==> flow/design.v <==
module control_unit (
    input wire clk,
    input wire reset,
    input wire [3:0] opcode,
    input wire zero_flag,
    input wire carry_flag,
    output reg pc_inc,
    output reg pc_load,
    output reg ir_load,
    output reg acc_load,
    output reg mar_load,
    output reg mdr_load,
    output reg addr_sel,
    output reg mem_write
);
    localparam [2:0] 
        FETCH     = 3'b000,
        DECODE    = 3'b001,
        EXECUTE   = 3'b010,
        MEM_READ  = 3'b011,
        MEM_WRITE = 3'b100;
    reg [2:0] current_state, next_state;
    always @(posedge clk or posedge reset) begin
        if (reset)
            current_state <= FETCH;
        else
            current_state <= next_state;
    end
    always @(*) begin
        next_state = current_state;  
        case (current_state)
            FETCH: next_state = DECODE;
            DECODE: next_state = EXECUTE;
            EXECUTE: begin
                case (opcode)
                    4'b0001, 4'b0010, 4'b0011: next_state = MEM_READ;  
                    4'b0100: next_state = MEM_READ;   
                    4'b0101: next_state = MEM_WRITE;  
                    4'b1001: next_state = FETCH;      
                    4'b1010: next_state = FETCH;      
                    4'b1011: next_state = FETCH;      
                    default: next_state = FETCH;
                endcase
            end
            MEM_READ: next_state = FETCH;
            MEM_WRITE: next_state = FETCH;
            default: next_state = FETCH;
        endcase
    end
always @(*) begin
    pc_inc = 1'b0;
    pc_load = 1'b0;
    ir_load = 1'b0;
    acc_load = 1'b0;
    mar_load = 1'b0;
    mdr_load = 1'b0;
    addr_sel = 1'b0;
    mem_write = 1'b0;
    case (current_state)
        FETCH: begin
            pc_inc = 1'b1;
            ir_load = 1'b1;
        end
        DECODE: begin
            mar_load = 1'b1;
        end
        EXECUTE: begin
            case (opcode)
                4'b0101: begin   
                    mdr_load = 1'b1;
                end
                4'b0110: begin   
                    acc_load = 1'b1;
                end
                4'b0111: begin   
                    acc_load = 1'b1;
                end
                4'b1000: begin   
                    acc_load = 1'b1;
                end
                4'b1001: begin   
                    pc_load = 1'b1;
                end
                4'b1010: begin   
                    pc_load = zero_flag;
                end
                4'b1011: begin   
                    pc_load = carry_flag;
                end
                default: begin   
                end
            endcase
        end
        MEM_READ: begin   
            addr_sel = 1'b1;
            acc_load = 1'b1;
        end
        MEM_WRITE: begin
            addr_sel = 1'b1;
            mem_write = 1'b1;
        end
    endcase
end
endmodule
module datapath (
    input wire clk,
    input wire reset,
    input wire [7:0] data_in,
    input wire pc_inc,
    input wire pc_load,
    input wire ir_load,
    input wire acc_load,
    input wire mar_load,
    input wire mdr_load,
    input wire addr_sel,
    output reg [7:0] instruction,
    output reg [3:0] opcode,
    output reg [3:0] operand,
    output reg [7:0] alu_result,
    output reg zero_flag,
    output reg carry_flag,
    output reg [7:0] data_out,
    output reg [7:0] address
);
    reg [7:0] pc;         
    reg [7:0] acc;        
    reg [7:0] mar;        
    reg [7:0] mdr;        
    reg       carry;      
    reg [8:0] alu_temp;   
    always @(posedge clk or posedge reset) begin
        if (reset)
            instruction <= 8'b0;
        else if (ir_load)
            instruction <= data_in;
    end
    always @(*) begin
        opcode = instruction[7:4];
        operand = instruction[3:0];
    end
    always @(posedge clk or posedge reset) begin
        if (reset)
            pc <= 8'b0;
        else if (pc_load)
            pc <= {4'b0, operand};   
        else if (pc_inc)
            pc <= pc + 1;            
    end
    always @(posedge clk or posedge reset) begin
        if (reset) begin
            acc <= 8'b0;
            carry <= 1'b0;
        end else if (acc_load) begin
            acc <= alu_result;
            carry <= alu_temp[8];
        end
    end
    always @(posedge clk or posedge reset) begin
        if (reset)
            mar <= 8'b0;
        else if (mar_load)
            mar <= {4'b0, operand};  
    end
    always @(posedge clk or posedge reset) begin
        if (reset)
            mdr <= 8'b0;
        else if (mdr_load)
            mdr <= acc;  
    end
    always @(*) begin
        alu_temp = 9'b0;
        case (opcode)
            4'b0001: alu_temp = {1'b0, acc} + {1'b0, data_in};  
            4'b0010: alu_temp = {1'b0, acc} - {1'b0, data_in};  
            4'b0011: alu_temp = acc & data_in;                  
            4'b0100: alu_temp = data_in;                        
            4'b0110: alu_temp = ~{1'b0, acc};                   
            4'b0111: alu_temp = {acc, 1'b0};                    
            4'b1000: alu_temp = {1'b0, acc[7:1]};               
            default: alu_temp = {1'b0, acc};
        endcase
        alu_result = alu_temp[7:0];
        carry_flag = carry;
        zero_flag = (acc == 8'b0);
    end
    always @(*) begin
        data_out = mdr;
        address = (addr_sel) ? mar : pc;
    end
endmodule
module cpu_8bit (
    input wire clk,
    input wire reset,
    input wire [7:0] data_in,
    output wire [7:0] data_out,
    output wire [7:0] address,
    output wire mem_write
);
    wire [7:0] instruction;
    wire [3:0] opcode;
    wire [3:0] operand;
    wire [7:0] alu_result;
    wire zero_flag;
    wire carry_flag;
    wire pc_inc;
    wire pc_load;
    wire ir_load;
    wire acc_load;
    wire mar_load;
    wire mdr_load;
    wire addr_sel;
    control_unit ctrl (
        .clk(clk),
        .reset(reset),
        .opcode(opcode),
        .zero_flag(zero_flag),
        .carry_flag(carry_flag),
        .pc_inc(pc_inc),
        .pc_load(pc_load),
        .ir_load(ir_load),
        .acc_load(acc_load),
        .mar_load(mar_load),
        .mdr_load(mdr_load),
        .addr_sel(addr_sel),
        .mem_write(mem_write)
    );
    datapath dp (
        .clk(clk),
        .reset(reset),
        .data_in(data_in),
        .pc_inc(pc_inc),
        .pc_load(pc_load),
        .ir_load(ir_load),
        .acc_load(acc_load),
        .mar_load(mar_load),
        .mdr_load(mdr_load),
        .addr_sel(addr_sel),
        .instruction(instruction),
        .opcode(opcode),
        .operand(operand),
        .alu_result(alu_result),
        .zero_flag(zero_flag),
        .carry_flag(carry_flag),
        .data_out(data_out),
        .address(address)
    );
endmodule
make LEC_CHECK=0 ABC_AREA=0 CAP_MARGIN=10 CELL_PAD_IN_SITES_GLOBAL_PLACEMENT=3 CORE_ASPECT_RATIO=0.67 CORE_MARGIN=4 CORE_UTILIZATION=63 CTS_CLUSTER_SIZE=73 GPL_TIMING_DRIVEN=0 MAX_ROUTING_LAYER=met4 SLEW_MARGIN=15 finish   # period 4.0 ns
run.sh (not shown) runs the stock make flow with config.mk's settings and CLKGATE_MAP_FILE=.
The first run did not get past 3_1_place_gp_skip_io on GPL-0301.
==> next run, changes <==
==> flow/config.mk (replaced) <==
export PLATFORM = sky130hd
export DESIGN_NAME = cpu_8bit
export DESIGN_NICKNAME = cpu_8bit
export VERILOG_FILES = /design/flow/design.v
export SDC_FILE = /design/flow/constraint.sdc
export NUM_CORES = 4
export LEC_CHECK = 0
export CAP_MARGIN = 20
export CORE_MARGIN = 2
export CORE_UTILIZATION = 55
export CTS_CLUSTER_DIAMETER = 216
export CTS_CLUSTER_SIZE = 100
export SETUP_SLACK_MARGIN = -0.4
export SLEW_MARGIN = 20
export TNS_END_PERCENT = 15
The changed run completed with no timing, DRC or antenna violations; area after synthesis stays the same; die size goes up by 1.6%; synthesized cell count is unchanged.
==> next run, changes <==
==> flow/config.mk (replaced) <==
export PLATFORM = sky130hd
export DESIGN_NAME = cpu_8bit
export DESIGN_NICKNAME = cpu_8bit
export VERILOG_FILES = /design/flow/design.v
export SDC_FILE = /design/flow/constraint.sdc
export NUM_CORES = 4
export LEC_CHECK = 0
export CAP_MARGIN = 20
export CORE_ASPECT_RATIO = 1.62
export CORE_MARGIN = 2
export CORE_UTILIZATION = 40
export SETUP_SLACK_MARGIN = 1.11
export SLEW_MARGIN = 20
What happened: The changed run finished clean; final area rose by 4.4%; routed wire length goes up by about 14%; maximum frequency rises by 14%; core utilization came out lower by 15 points; worst setup slack improves by 0.41 ns; non-clock buffer count rises by 2; global-route usage went down by 5.0 points; critical path depth came out higher by 6; synthesized cell count is unchanged; die size climbs by 36%.
==> next run, changes <==
--- a/flow/config.mk
+++ b/flow/config.mk
@@ -7,7 +7,11 @@
 export LEC_CHECK = 0
 export CAP_MARGIN = 20
-export CORE_ASPECT_RATIO = 1.62
+export CORE_ASPECT_RATIO = 0.5
 export CORE_MARGIN = 2
-export CORE_UTILIZATION = 40
-export SETUP_SLACK_MARGIN = 1.11
+export CORE_UTILIZATION = 55
+export CTS_CLUSTER_DIAMETER = 216
+export CTS_CLUSTER_SIZE = 100
+export HOLD_SLACK_MARGIN = 0.3
+export SETUP_SLACK_MARGIN = -0.4
 export SLEW_MARGIN = 20
+export TNS_END_PERCENT = 15
Count of clock-buffer cells in the layout does not change. Sequential share of layout area came out higher by 0.76 points. Synthesized area does not change.

---

run A:
Starts from the design.v that is shown in full above.
make LEC_CHECK=0 ABC_AREA=1 CAP_MARGIN=10 CORE_ASPECT_RATIO=1.55 CORE_MARGIN=2 CORE_UTILIZATION=63 CTS_CLUSTER_SIZE=73 GPL_TIMING_DRIVEN=0 SLEW_MARGIN=20 finish   # period 4.0 ns
--- input diff run A..run B ---
-- flow/config.mk --
<<< run A, line 9
export CAP_MARGIN = 10
export CORE_ASPECT_RATIO = 1.55
export CORE_MARGIN = 2
export CORE_UTILIZATION = 63
export CTS_CLUSTER_SIZE = 73
export GPL_TIMING_DRIVEN = 0
export SLEW_MARGIN = 20
>>> run B, line 9
export CAP_MARGIN = 10
export CELL_PAD_IN_SITES_DETAIL_PLACEMENT = 2
export CELL_PAD_IN_SITES_GLOBAL_PLACEMENT = 1
export CORE_ASPECT_RATIO = 0.67
export CORE_MARGIN = 4
export CORE_UTILIZATION = 70
export CTS_CLUSTER_DIAMETER = 396
export CTS_CLUSTER_SIZE = 73
export GPL_TIMING_DRIVEN = 0
export MAX_ROUTING_LAYER = met4
export MIN_ROUTING_LAYER = met2
export SETUP_SLACK_MARGIN = -0.36
export SLEW_MARGIN = 25
## What came out
- Run B: it failed with a tool error in global placement without I/O, so there are no final results.
- Number of cell instances after yosys synthesis came out exactly the same in run A and run B.
- Comparing run A against run B, there is no change at all in post-synthesis simple-gate area fraction.
- Compared run A against run B; area of the synthesized netlist per yosys stat within noise.
- Going from run A to run B, count of standard-cell rows shrank by 12, number of nets produced by synthesis held steady.
- Run A -> run B: cell area after technology mapping delta 0, exact match
- Reported for run A and run B, synthesized cell count turned out identical to the last digit.
- Cmp run B vs run A: die height lower in run B
- Run A has lower horizontal die dimension than run B.
- Run B vs run A — core outline area dropped by more than 10%
- Chip area: run B worse than run A
### run B -> run C
==> flow/config.mk <==
export PLATFORM = sky130hd
export DESIGN_NAME = cpu_8bit
export DESIGN_NICKNAME = cpu_8bit
export VERILOG_FILES = /design/flow/design.v
export SDC_FILE = /design/flow/constraint.sdc
export NUM_CORES = 4
export LEC_CHECK = 0
export ABC_AREA = 1
export CAP_MARGIN = 10
export CORE_ASPECT_RATIO = 0.67
export CORE_MARGIN = 4
export CORE_UTILIZATION = 63
export CTS_CLUSTER_SIZE = 73
export GPL_TIMING_DRIVEN = 0
export MAX_ROUTING_LAYER = met4
export SLEW_MARGIN = 20
[summary]
- Run C reached the final stage; the timing, design-rule and antenna checks on its layout passed.
- Cell row count (higher): run C
- Row x dimension of the die: run C higher / run B lower
- Summary of run C over run B: share of synthesized area occupied by flip-flops and latches saw little to no change, synthesized cell count neither gained nor lost much, area reported by Yosys stat essentially unchanged, mapped cell area has remained practically unchanged.
- Area enclosed by the die boundary grows by a little under 10% when moving from run B to run C.
## Diff of input files: run D against run C
==> flow/config.mk <==
export PLATFORM = sky130hd
export DESIGN_NAME = cpu_8bit
export DESIGN_NICKNAME = cpu_8bit
export VERILOG_FILES = /design/flow/design.v
export SDC_FILE = /design/flow/constraint.sdc
export NUM_CORES = 4
export LEC_CHECK = 0
export CAP_MARGIN = 20
export CORE_MARGIN = 5
export CORE_UTILIZATION = 52
export CTS_CLUSTER_DIAMETER = 216
export CTS_CLUSTER_SIZE = 100
export SLEW_MARGIN = 20
export TNS_END_PERCENT = 15
[summary]
Delta(final area, run D - run C) > 0
Where wire length of the first global-routing pass is concerned, run C is outperformed by run D.
Run D vs. run C: time the final worst path needs with I/O delays and setup dropped 0.14 ns; worst-case setup slack after placement dropped 0.033 ns.
Run D vs. run C: via count of the first global-routing pass fell about 13%; simple logic cell fraction of the synthesized area fell 14 points; fraction of standard cell area in multi-input logic rose 4.9 points.
Input changes introduced in run E (baseline for comparison: run D):
-- flow/config.mk --
<<< run D, line 8
export CAP_MARGIN = 20
export CORE_MARGIN = 5
export CORE_UTILIZATION = 52
export CTS_CLUSTER_DIAMETER = 216
export CTS_CLUSTER_SIZE = 100
export SLEW_MARGIN = 20
>>> run E, line 8
export CAP_MARGIN = 20
export CORE_ASPECT_RATIO = 0.5
export CORE_MARGIN = 2
export CORE_UTILIZATION = 68
export CTS_CLUSTER_DIAMETER = 216
export CTS_CLUSTER_SIZE = 100
export PLACE_DENSITY_LB_ADDON = 0.3
export SLEW_MARGIN = 20
Every run in the comparison, run D and run E, completed the flow with a clean layout. Relative to run D, the share of the final layout cell area in sequential cells of run E is higher by 0.36 points. Comparing run E and run D, cell area is lower on run E. Filler cell count of run E falls short of that of run D by more than a quarter. Run E ended up with fewer standard cells than run D. Of run E and run D, the run reporting the lower non-clock buffer count was run E. Run E does better than run D on maximum achievable frequency.

---

run 1:
Starts from the design.v that is shown in full above.
clock: 3.24 ns
lec_check: 0
cap_margin: 20
core_margin: 2
core_utilization: 29
slew_margin: 20
Run 1: all stages complete, timing, DRC and antenna checks passed
diff inputs: run 1 => run 2
- CORE_UTILIZATION changed from 29 to 72
- PLACE_DENSITY newly set to 0.95
- TNS_END_PERCENT newly set to 5
- the clock period (ns, I/O delays scaled along) changed from 3.24 to 3.33
Results
Run 2: no failed stages, no open violations at the end
Run 2 vs run 1, clock skew went down by 0.0059 ns.
Diff run 1 -> run 2 | design area | down by a few percent
Global-route met1 utilization (lower): run 1
As far as number of cells in Yosys stat goes, run 1 and run 2 are indistinguishable; the numbers are identical.
Summary of run 2 over run 1: non-clock buffer count lower, reported sequential group power higher.
Setup changes, run 2 to run 3
- TNS_END_PERCENT: 5 -> unset
- CORE_UTILIZATION: 72 -> 68
- PLACE_DENSITY: 0.95 -> unset
- the clock period (ns, I/O delays scaled along): 3.33 -> 2.71
==> results <==
On total wire length after detailed routing: run 3 sits above run 2.
Between run 2 and run 3, the global-route met1 utilization is lower for run 3.
Taking run 2 as the reference, in run 3 sequential share of layout area now sits lower; hold slack now sits lower; vertical die size now sits higher; cell area power density now sits higher; buffering stage count on the worst path with inverters included now sits higher.
Looking only at relative contribution of combinational cells to total power, and setting everything else aside, the higher value of run 2 and run 3 goes to run 3.
Of run 2 and run 3, the higher endpoint arrival time on the critical path belongs to run 3.
Compared to run 2, run 3 has share of the clock period used by the worst path 6.4 points higher.
Relative to run 2, switching power of the nets increased by 0.00041 W in run 3.
## Diff of input files: run 4 against run 3
- CORE_UTILIZATION now 62, was 68
- the clock period (ns, I/O delays scaled along) now 5.85, was 2.71
==> results <==
Looking at first-pass GRT wire length, run 4 sits 6.7% below run 3. Comparing run 4 against run 3, there is no change at all in share of flip-flops with an asynchronous set or reset. Compared with run 3, run 4 shows a higher clock network area share. All-layer global routing usage delta for run 4 relative to run 3: 6.6 points lower. Of run 3 and run 4, the lower via count belongs to run 4. Cmp run 4 vs run 3: share of cell area taken by multi-input logic gates higher in run 4. Diff run 3 and run 4: sequential-cell power consumption lower in run 4.
Setup changes, run 4 to run 5
- setting ABC_AREA to 1 for the first time
- setting TNS_END_PERCENT to 15 for the first time
- changing the clock period (ns, I/O delays scaled along) from 5.85 to 3.33
Findings:
- No stage failed in run 5, and the final checks on the layout all came back clean.
- Run 5 has worst reg-to-reg setup slack below what run 4 had.
- Run 5 against run 4: number of global-route vias before repair increased 9.3%; sequential share of layout area went up 0.22 points; first-pass GRT wire length went up; xor/xnor cell area share of the yosys netlist lower.
- Compared with run 4, in run 5 routability congestion estimate from global placement went down by about 5.6%; area enclosed by the die boundary went down by 2.8%.
- Run 5 vs run 4: wire length per cell after detailed routing down in run 5
- Via count (lower): run 4
- Final setup slack of the worst path: run 5 lower than run 4
- Headroom to the max-slew limit is lower on run 4

---

RTL: the design.v shown in full above, as it stands there.
clock: 2.04 ns
lec_check: 0
abc_area: 1
cap_margin: 20
core_margin: 2
core_utilization: 68
cts_cluster_diameter: 129
cts_cluster_size: 16
gpl_timing_driven: 1
min_routing_layer: met1
setup_slack_margin: 0.62
slew_margin: 20
The starting point stopped in 4_1_cts.
==> next run, changes <==
--- a/flow/config.mk
+++ b/flow/config.mk
@@ -10,3 +10,3 @@
 export CORE_MARGIN = 2
-export CORE_UTILIZATION = 68
+export CORE_UTILIZATION = 65
 export CTS_CLUSTER_DIAMETER = 129
@@ -15,3 +15,3 @@
 export MIN_ROUTING_LAYER = met1
-export SETUP_SLACK_MARGIN = 0.62
+export SETUP_SLACK_MARGIN = -0.25
 export SLEW_MARGIN = 20
==> flow/constraint.sdc (replaced) <==
create_clock -name core_clock -period 2.49 [get_ports {clk}]
set_input_delay 0.4980 -clock core_clock [delete_from_list [all_inputs] [get_ports {clk}]]
set_output_delay 0.4980 -clock core_clock [all_outputs]
set_load 0.01 [all_outputs]
After rerunning:
- This time the run reached the layout checks and failed them: negative setup slack
- area after synthesis does not change
- synthesized cell count is unchanged
- die size is higher by 4.3%
Power is estimated from default activity; no workload was simulated.
